==> v33 <==
==> flow/design.v <==
module ctr #(
	parameter ADR_WIDTH = 6
)(
	input wire clk_i,
	input wire rst_i,
	input wire carry_i,
	input wire [2-1:0] op_i,
	output reg [1-1:0] ctr_marmux_o,
	output reg [2-1:0] ctr_carrymux_o,
	output reg ctr_pc_reg_en_o,
	output reg ctr_a_reg_en_o,
	output reg ctr_mar_reg_en_o,
	output reg ctr_d_reg_en_o,
	output reg ctr_we_o,
	output reg [2-1:0] ctr_aluop_o
);
	localparam STATE_WIDTH = 12;
	localparam [STATE_WIDTH-1:0]
		s_fi	=	12'b000_000_000_001,
		s_rm	=	12'b000_000_000_010,
		s_nf	=	12'b000_000_000_100,
		s_nc	=	12'b000_000_001_000,
		s_af	=	12'b000_000_010_000,
		s_ac	=	12'b000_000_100_000,
		s_jc	=	12'b000_001_000_000,
		s_sw	=	12'b000_010_000_000,
		s_pm	=	12'b000_100_000_000,
		s_nw	=	12'b001_000_000_000,
		s_aw	=	12'b010_000_000_000,
		s_fw	=	12'b100_000_000_000;
	reg [STATE_WIDTH-1:0] current, next;
	always @(posedge clk_i) begin:sequential
		if (rst_i) begin
			current <= s_fi;
		end else begin
			current <= next;
		end
	end
	always @* begin:combnext
	case (current)
		s_fi:
			next = s_fw;
		s_fw:
			next = s_rm;
		s_rm:
			case (op_i)
				2'b00 : begin
					next = s_nf;
				end
				2'b01 : begin
					next = s_af;
				end
				2'b10 : begin
					next = s_sw;
				end
				2'b11 : begin
					if (carry_i) begin
						next = s_jc;
					end else begin
						next = s_fi;
					end
				end
				default:
					next = s_fi;
			endcase
		s_nf:
			next = s_nw;
                s_nw:
                        next = s_nc;
		s_nc:
			next = s_pm;
		s_af:
			next = s_aw;
                s_aw:
                        next = s_ac;
		s_ac:
			next = s_pm;
		s_jc:
			next = s_pm;
		s_sw:
			next = s_pm;
		s_pm:
			next = s_fi;
		default:
			next = s_fi;
	endcase
	end
	always @* begin:combout
	case(current)
		s_fi:
		begin
			ctr_pc_reg_en_o = 1'b1;
			ctr_marmux_o = 1'b1;
			ctr_mar_reg_en_o = 1'b0;
			ctr_aluop_o = 2'b01;
			ctr_a_reg_en_o = 1'b0;
			ctr_we_o = 1'b0;
			ctr_d_reg_en_o = 1'b0;
			ctr_carrymux_o = 2'b00;
		end
		s_fw:
		begin
			ctr_pc_reg_en_o = 1'b1;
			ctr_marmux_o = 1'b1;
			ctr_mar_reg_en_o = 1'b0;
			ctr_aluop_o = 2'b01;
			ctr_a_reg_en_o = 1'b0;
			ctr_we_o = 1'b0;
			ctr_d_reg_en_o = 1'b1;
			ctr_carrymux_o = 2'b00;
		end
		s_rm:
		begin
			ctr_pc_reg_en_o = 1'b0;
			ctr_marmux_o = 1'b0;
			ctr_mar_reg_en_o = 1'b1;
			ctr_aluop_o = 2'b01;
			ctr_a_reg_en_o = 1'b0;
			ctr_we_o = 1'b0;
			ctr_d_reg_en_o = 1'b0;
			ctr_carrymux_o = 2'b00;
		end
		s_nf:
		begin
			ctr_pc_reg_en_o = 1'b0;
			ctr_marmux_o = 1'b1;
			ctr_mar_reg_en_o = 1'b0;
			ctr_aluop_o = 2'b01;
			ctr_a_reg_en_o = 1'b0;
			ctr_we_o = 1'b0;
			ctr_d_reg_en_o = 1'b0;
			ctr_carrymux_o = 2'b00;
		end
		s_nw:
		begin
			ctr_pc_reg_en_o = 1'b0;
			ctr_marmux_o = 1'b1;
			ctr_mar_reg_en_o = 1'b0;
			ctr_aluop_o = 2'b01;
			ctr_a_reg_en_o = 1'b0;
			ctr_we_o = 1'b0;
			ctr_d_reg_en_o = 1'b1;
			ctr_carrymux_o = 2'b00;
		end
		s_nc:
		begin
			ctr_pc_reg_en_o = 1'b0;
			ctr_marmux_o = 1'b1;
			ctr_mar_reg_en_o = 1'b0;
			ctr_aluop_o = 2'b00;
			ctr_a_reg_en_o = 1'b1;
			ctr_we_o = 1'b0;
			ctr_d_reg_en_o = 1'b0;
			ctr_carrymux_o = 2'b01;
		end
		s_af:
		begin
			ctr_pc_reg_en_o = 1'b0;
			ctr_marmux_o = 1'b1;
			ctr_mar_reg_en_o = 1'b0;
			ctr_aluop_o = 2'b01;
			ctr_a_reg_en_o = 1'b0;
			ctr_we_o = 1'b0;
			ctr_d_reg_en_o = 1'b0;
			ctr_carrymux_o = 2'b00;
		end
		s_aw:
		begin
			ctr_pc_reg_en_o = 1'b0;
			ctr_marmux_o = 1'b1;
			ctr_mar_reg_en_o = 1'b0;
			ctr_aluop_o = 2'b01;
			ctr_a_reg_en_o = 1'b0;
			ctr_we_o = 1'b0;
			ctr_d_reg_en_o = 1'b1;
			ctr_carrymux_o = 2'b00;
		end
		s_ac:
		begin
			ctr_pc_reg_en_o = 1'b0;
			ctr_marmux_o = 1'b1;
			ctr_mar_reg_en_o = 1'b0;
			ctr_aluop_o = 2'b01;
			ctr_a_reg_en_o = 1'b1;
			ctr_we_o = 1'b0;
			ctr_d_reg_en_o = 1'b0;
			ctr_carrymux_o = 2'b01;
		end
		s_jc:
		begin
			ctr_pc_reg_en_o = 1'b0;
			ctr_marmux_o = 1'b1;
			ctr_mar_reg_en_o = 1'b0;
			ctr_aluop_o = 2'b01;
			ctr_a_reg_en_o = 1'b0;
			ctr_we_o = 1'b0;
			ctr_d_reg_en_o = 1'b0;
			ctr_carrymux_o = 2'b10;
		end
		s_sw:
		begin
			ctr_pc_reg_en_o = 1'b0;
			ctr_marmux_o = 1'b1;
			ctr_mar_reg_en_o = 1'b0;
			ctr_aluop_o = 2'b01;
			ctr_a_reg_en_o = 1'b0;
			ctr_we_o = 1'b1;
			ctr_d_reg_en_o = 1'b0;
			ctr_carrymux_o = 2'b00;
		end
		s_pm:
		begin
			ctr_pc_reg_en_o = 1'b0;
			ctr_marmux_o = 1'b1;
			ctr_mar_reg_en_o = 1'b1;
			ctr_aluop_o = 2'b01;
			ctr_a_reg_en_o = 1'b0;
			ctr_we_o = 1'b0;
			ctr_d_reg_en_o = 1'b0;
			ctr_carrymux_o = 2'b00;
		end
		default:
		begin
			ctr_pc_reg_en_o = 1'b0;
			ctr_marmux_o = 1'b1;
			ctr_mar_reg_en_o = 1'b1;
			ctr_aluop_o = 2'b01;
			ctr_a_reg_en_o = 1'b0;
			ctr_we_o = 1'b0;
			ctr_d_reg_en_o = 1'b0;
			ctr_carrymux_o = 2'b00;
		end
	endcase
	end
endmodule
module adr #(
	parameter ADR_WIDTH = 6
)(
	input wire clk_i,
	input wire rst_i,
	input wire [ADR_WIDTH-1:0] adr_i,
	input wire [1-1:0] ctr_marmux_i,
	input wire ctr_mar_reg_en_i,
	input wire ctr_pc_reg_en_i,
	output wire [ADR_WIDTH-1:0] adr_o
);
	reg [ADR_WIDTH-1:0] mar_reg;
	reg [ADR_WIDTH-1:0] mar_reg_next;
	reg [ADR_WIDTH-1:0] pc_reg;
	reg [ADR_WIDTH-1:0] pc_reg_next;
	always @(posedge clk_i) begin:seq
		if (rst_i) begin
			pc_reg <= 0;
			mar_reg <= 0;
		end else begin
			if (ctr_pc_reg_en_i) begin
				pc_reg <= pc_reg_next;
			end
			if (ctr_mar_reg_en_i) begin
				mar_reg <= mar_reg_next;
			end
		end
	end
	always @* begin:comb
		pc_reg_next = mar_reg + 1'd1;
		case (ctr_marmux_i)
			1'b0 : begin
				mar_reg_next = adr_i;
			end
			1'b1 : begin
				mar_reg_next = pc_reg;
			end
			default:
				mar_reg_next = pc_reg;
		endcase
	end
	assign adr_o = mar_reg;
endmodule
module dat #(
	parameter DATA_WIDTH = 8
)(
	input wire clk_i,
	input wire rst_i,
	input wire [DATA_WIDTH-1:0] data_i,
	input wire [2-1:0] ctr_aluop_i,
	input wire ctr_a_reg_en_i,
	input wire [2-1:0] ctr_carrymux_i,
	output wire carry_o,
	output wire [DATA_WIDTH-1:0] data_o
);
	reg [DATA_WIDTH-1:0] a_reg;
	reg [DATA_WIDTH-1:0] a_reg_next;
	reg carry_reg;
	reg carry_next;
	reg carry_alu;
	always @(posedge clk_i) begin:seq
		if (rst_i) begin
			a_reg <= 0;
			carry_reg <= 0;
		end else begin
			if (ctr_a_reg_en_i) begin
				a_reg <= a_reg_next;
			end
			carry_reg <= carry_next;
		end
	end
	always @* begin:comb
		case (ctr_aluop_i)
			2'b00 : begin
				{carry_alu, a_reg_next} =
					{1'b0, ~(a_reg | data_i)};
			end
			2'b01 : begin
				{carry_alu, a_reg_next} =
					a_reg + data_i;
			end
			2'b11 : begin
				{carry_alu, a_reg_next} = {1'b0, a_reg};
			end
			2'b10 : begin
				{carry_alu, a_reg_next} = {carry_reg, a_reg};
			end
			default:
				{carry_alu, a_reg_next} = {carry_reg, a_reg};
		endcase
		case (ctr_carrymux_i)
			2'b00 : begin
				carry_next = carry_reg;
			end
			2'b01 : begin
				carry_next = carry_alu;
			end
			2'b10 : begin
				carry_next = 0;
			end
			default:
				carry_next = carry_reg;
		endcase
	end
	assign data_o = a_reg;
	assign carry_o = carry_reg;
endmodule
module alpacacorn #(
	parameter ADR_WIDTH = 6,
	parameter DATA_WIDTH = 8
)(
	input wire clk_i,
	input wire rst_i,
	input wire [DATA_WIDTH-1:0] data_i,
	output wire [DATA_WIDTH-1:0] data_o,
	output wire [ADR_WIDTH-1:0] adr_o,
	output wire we_o
);
	wire carry_dat_ctr;
	wire [2-1:0] ctr_carrymux_ctr_dat;
	wire ctr_a_reg_en_ctr_dat;
	wire [1-1:0] ctr_marmux_ctr_adr;
	wire ctr_mar_reg_en_ctr_adr;
	wire ctr_pc_reg_en_ctr_adr;
	wire ctr_d_reg_en;
	wire [2-1:0] ctr_aluop_ctr_dat;
	reg [DATA_WIDTH-1:0] d_reg;
	always @(posedge clk_i) begin:seq
		if (rst_i) begin
			d_reg <= 0;
		end else begin
			if (ctr_d_reg_en) begin
				d_reg <= data_i;
			end
		end
	end
	ctr #(
		.ADR_WIDTH(ADR_WIDTH)
	) i_ctr (
		.clk_i(clk_i),
		.rst_i(rst_i),
		.carry_i(carry_dat_ctr),
		.op_i(d_reg[DATA_WIDTH-1:DATA_WIDTH-2]),
		.ctr_marmux_o(ctr_marmux_ctr_adr),
		.ctr_carrymux_o(ctr_carrymux_ctr_dat),
		.ctr_a_reg_en_o(ctr_a_reg_en_ctr_dat),
		.ctr_d_reg_en_o(ctr_d_reg_en),
		.ctr_mar_reg_en_o(ctr_mar_reg_en_ctr_adr),
		.ctr_pc_reg_en_o(ctr_pc_reg_en_ctr_adr),
		.ctr_aluop_o(ctr_aluop_ctr_dat),
		.ctr_we_o(we_o)
	);
	adr #(
		.ADR_WIDTH(ADR_WIDTH)
	) i_adr (
		.clk_i(clk_i),
		.rst_i(rst_i),
		.adr_i(d_reg[ADR_WIDTH-1:0]),
		.ctr_marmux_i(ctr_marmux_ctr_adr),
		.ctr_mar_reg_en_i(ctr_mar_reg_en_ctr_adr),
		.ctr_pc_reg_en_i(ctr_pc_reg_en_ctr_adr),
		.adr_o(adr_o)
	);
	dat #(
		.DATA_WIDTH(DATA_WIDTH)
	) i_dat (
		.clk_i(clk_i),
		.rst_i(rst_i),
		.data_i(d_reg),
		.ctr_aluop_i(ctr_aluop_ctr_dat),
		.ctr_carrymux_i(ctr_carrymux_ctr_dat),
		.ctr_a_reg_en_i(ctr_a_reg_en_ctr_dat),
		.carry_o(carry_dat_ctr),
		.data_o(data_o)
	);
endmodule
==> flow/run.sh <==
#!/bin/bash
# the make line also repeats each setting of config.mk as NAME=value (left out here)
make -C /OpenROAD-flow-scripts/flow DESIGN_CONFIG=/design/flow/config.mk WORK_HOME=/design/flow/orfs CLKGATE_MAP_FILE= finish
==> flow/config.mk <==
export PLATFORM = sky130hd
export DESIGN_NAME = alpacacorn
export DESIGN_NICKNAME = alpacacorn
export VERILOG_FILES = /design/flow/design.v
export SDC_FILE = /design/flow/constraint.sdc
export NUM_CORES = 4
export LEC_CHECK = 0
export ABC_AREA = 1
export CAP_MARGIN = 0
export CORE_ASPECT_RATIO = 0.72
export CORE_MARGIN = 2
export CORE_UTILIZATION = 72
export CTS_CLUSTER_DIAMETER = 360
export CTS_CLUSTER_SIZE = 15
export PLACE_DENSITY_LB_ADDON = 0.13
export SETUP_SLACK_MARGIN = 0.16
export SLEW_MARGIN = 20
==> flow/constraint.sdc <==
create_clock -name core_clock -period 0.543 [get_ports {clk_i}]
set_input_delay 0.1086 -clock core_clock [delete_from_list [all_inputs] [get_ports {clk_i}]]
set_output_delay 0.1086 -clock core_clock [all_outputs]
set_load 0.01 [all_outputs]
==> v36: changes against v33 <==
- ABC_AREA: 1 -> 0
- CAP_MARGIN: 0 -> 20
- CORE_ASPECT_RATIO: 0.72 -> not set
- CORE_UTILIZATION: 72 -> 71
- CTS_CLUSTER_DIAMETER: 360 -> 200
- CTS_CLUSTER_SIZE: 15 -> 19
- PLACE_DENSITY_LB_ADDON: 0.13 -> not set
- SETUP_SLACK_MARGIN: 0.16 -> 0.44
==> flow/constraint.sdc (replaced) <==
create_clock -name core_clock -period 1.73 [get_ports {clk_i}]
set_input_delay 0.3460 -clock core_clock [delete_from_list [all_inputs] [get_ports {clk_i}]]
set_output_delay 0.3460 -clock core_clock [all_outputs]
set_load 0.01 [all_outputs]
==> v1: changes against v33 <==
- ABC_AREA: 1 -> not set
- CAP_MARGIN: 0 -> 20
- CORE_ASPECT_RATIO: 0.72 -> not set
- CORE_UTILIZATION: 72 -> 40
- CTS_CLUSTER_DIAMETER: 360 -> not set
- CTS_CLUSTER_SIZE: 15 -> not set
- PLACE_DENSITY_LB_ADDON: 0.13 -> not set
- SETUP_SLACK_MARGIN: 0.16 -> not set
==> flow/constraint.sdc (replaced) <==
create_clock -name core_clock -period 2.17 [get_ports {clk_i}]
set_input_delay 0.4340 -clock core_clock [delete_from_list [all_inputs] [get_ports {clk_i}]]
set_output_delay 0.4340 -clock core_clock [all_outputs]
set_load 0.01 [all_outputs]
==> v24: changes against v33 <==
- ABC_AREA: 1 -> not set
- CAP_MARGIN: 0 -> 25
- CELL_PAD_IN_SITES_DETAIL_PLACEMENT: not set -> 1
- CORE_ASPECT_RATIO: 0.72 -> 0.91
- CORE_UTILIZATION: 72 -> 43
- CTS_CLUSTER_DIAMETER: 360 -> 252
- CTS_CLUSTER_SIZE: 15 -> not set
- MAX_ROUTING_LAYER: not set -> met5
- MIN_ROUTING_LAYER: not set -> met1
- PLACE_DENSITY: not set -> 0.67
- PLACE_DENSITY_LB_ADDON: 0.13 -> not set
- SETUP_SLACK_MARGIN: 0.16 -> 0.21
- TNS_END_PERCENT: not set -> 10
==> flow/constraint.sdc (replaced) <==
create_clock -name core_clock -period 1.76 [get_ports {clk_i}]
set_input_delay 0.3520 -clock core_clock [delete_from_list [all_inputs] [get_ports {clk_i}]]
set_output_delay 0.3520 -clock core_clock [all_outputs]
set_load 0.01 [all_outputs]
==> results <==
Core utilization of the finished layout: v24 59.8%; v33 -; v36 -; v1 51.6%
Height of the chip: v24 69.5 um; v33 50.0 um; v36 57.5 um; v1 75.2 um
Type of the worst setup path: v24 reg -> reg; v33 -; v36 -; v1 reg -> reg
Final number of hold-violating endpoints: v24 0; v33 -; v36 -; v1 0
Met2 global-route usage: v24 44.7%; v33 -; v36 -; v1 23.0%
Cts repair resizes: v24 28; v33 -; v36 -; v1 0
Worst min-delay path startpoint: v24 i_ctr.current[4]$_DFF_P_; v33 -; v36 -; v1 i_ctr.current[4]$_DFF_P_
Top area contributor share: v24 40.4%; v33 38.8%; v36 40.4%; v1 40.4%
Grt total ovfl: v24 0; v33 -; v36 -; v1 0
WL met1: v24 2570 um; v33 -; v36 -; v1 2020 um
Tool Warnings: v24 37; v33 -; v36 -; v1 34
Run status: v24 failed layout checks; v33 aborted with a tool error; v36 aborted with a tool error; v1 complete, no violations
Stage where the flow stopped: v24 -; v33 global placement (3_3_place_gp); v36 clock tree synthesis (4_1_cts); v1 -
Violated checks: v24 negative setup slack; v33 -; v36 -; v1 -
Buffers excl. clock: v24 46; v33 -; v36 -; v1 31
Total length of routed met3 wires: v24 208 um; v33 -; v36 -; v1 132 um
Sequential power share: v24 49.8%; v33 -; v36 -; v1 50.9%
Critical path capture point type: v24 register; v33 -; v36 -; v1 register
Max Clock Freq: v24 0.500 GHz; v33 -; v36 -; v1 0.495 GHz
Nets: v24 304; v33 -; v36 -; v1 289
YS chip area: v24 2030 um^2; v33 2120 um^2; v36 2030 um^2; v1 2030 um^2
Well-Tap Cells: v24 62; v33 -; v36 -; v1 67
Fraction of standard cell area in multi-input logic: v24 44.2%; v33 -; v36 -; v1 44.3%
Top layer reached by signal wires: v24 met4; v33 -; v36 -; v1 met4
Non-filler instance count after layout: v24 338; v33 -; v36 -; v1 328
Required time at the worst-slack endpoint: v24 2000 ps; v33 -; v36 -; v1 2400 ps
Power Density: v24 744 nW/um^2; v33 -; v36 -; v1 636 nW/um^2
Final Power: v24 1.98 mW; v33 -; v36 -; v1 1.58 mW
No activity file was given, so power comes from the tool's default toggle rates.
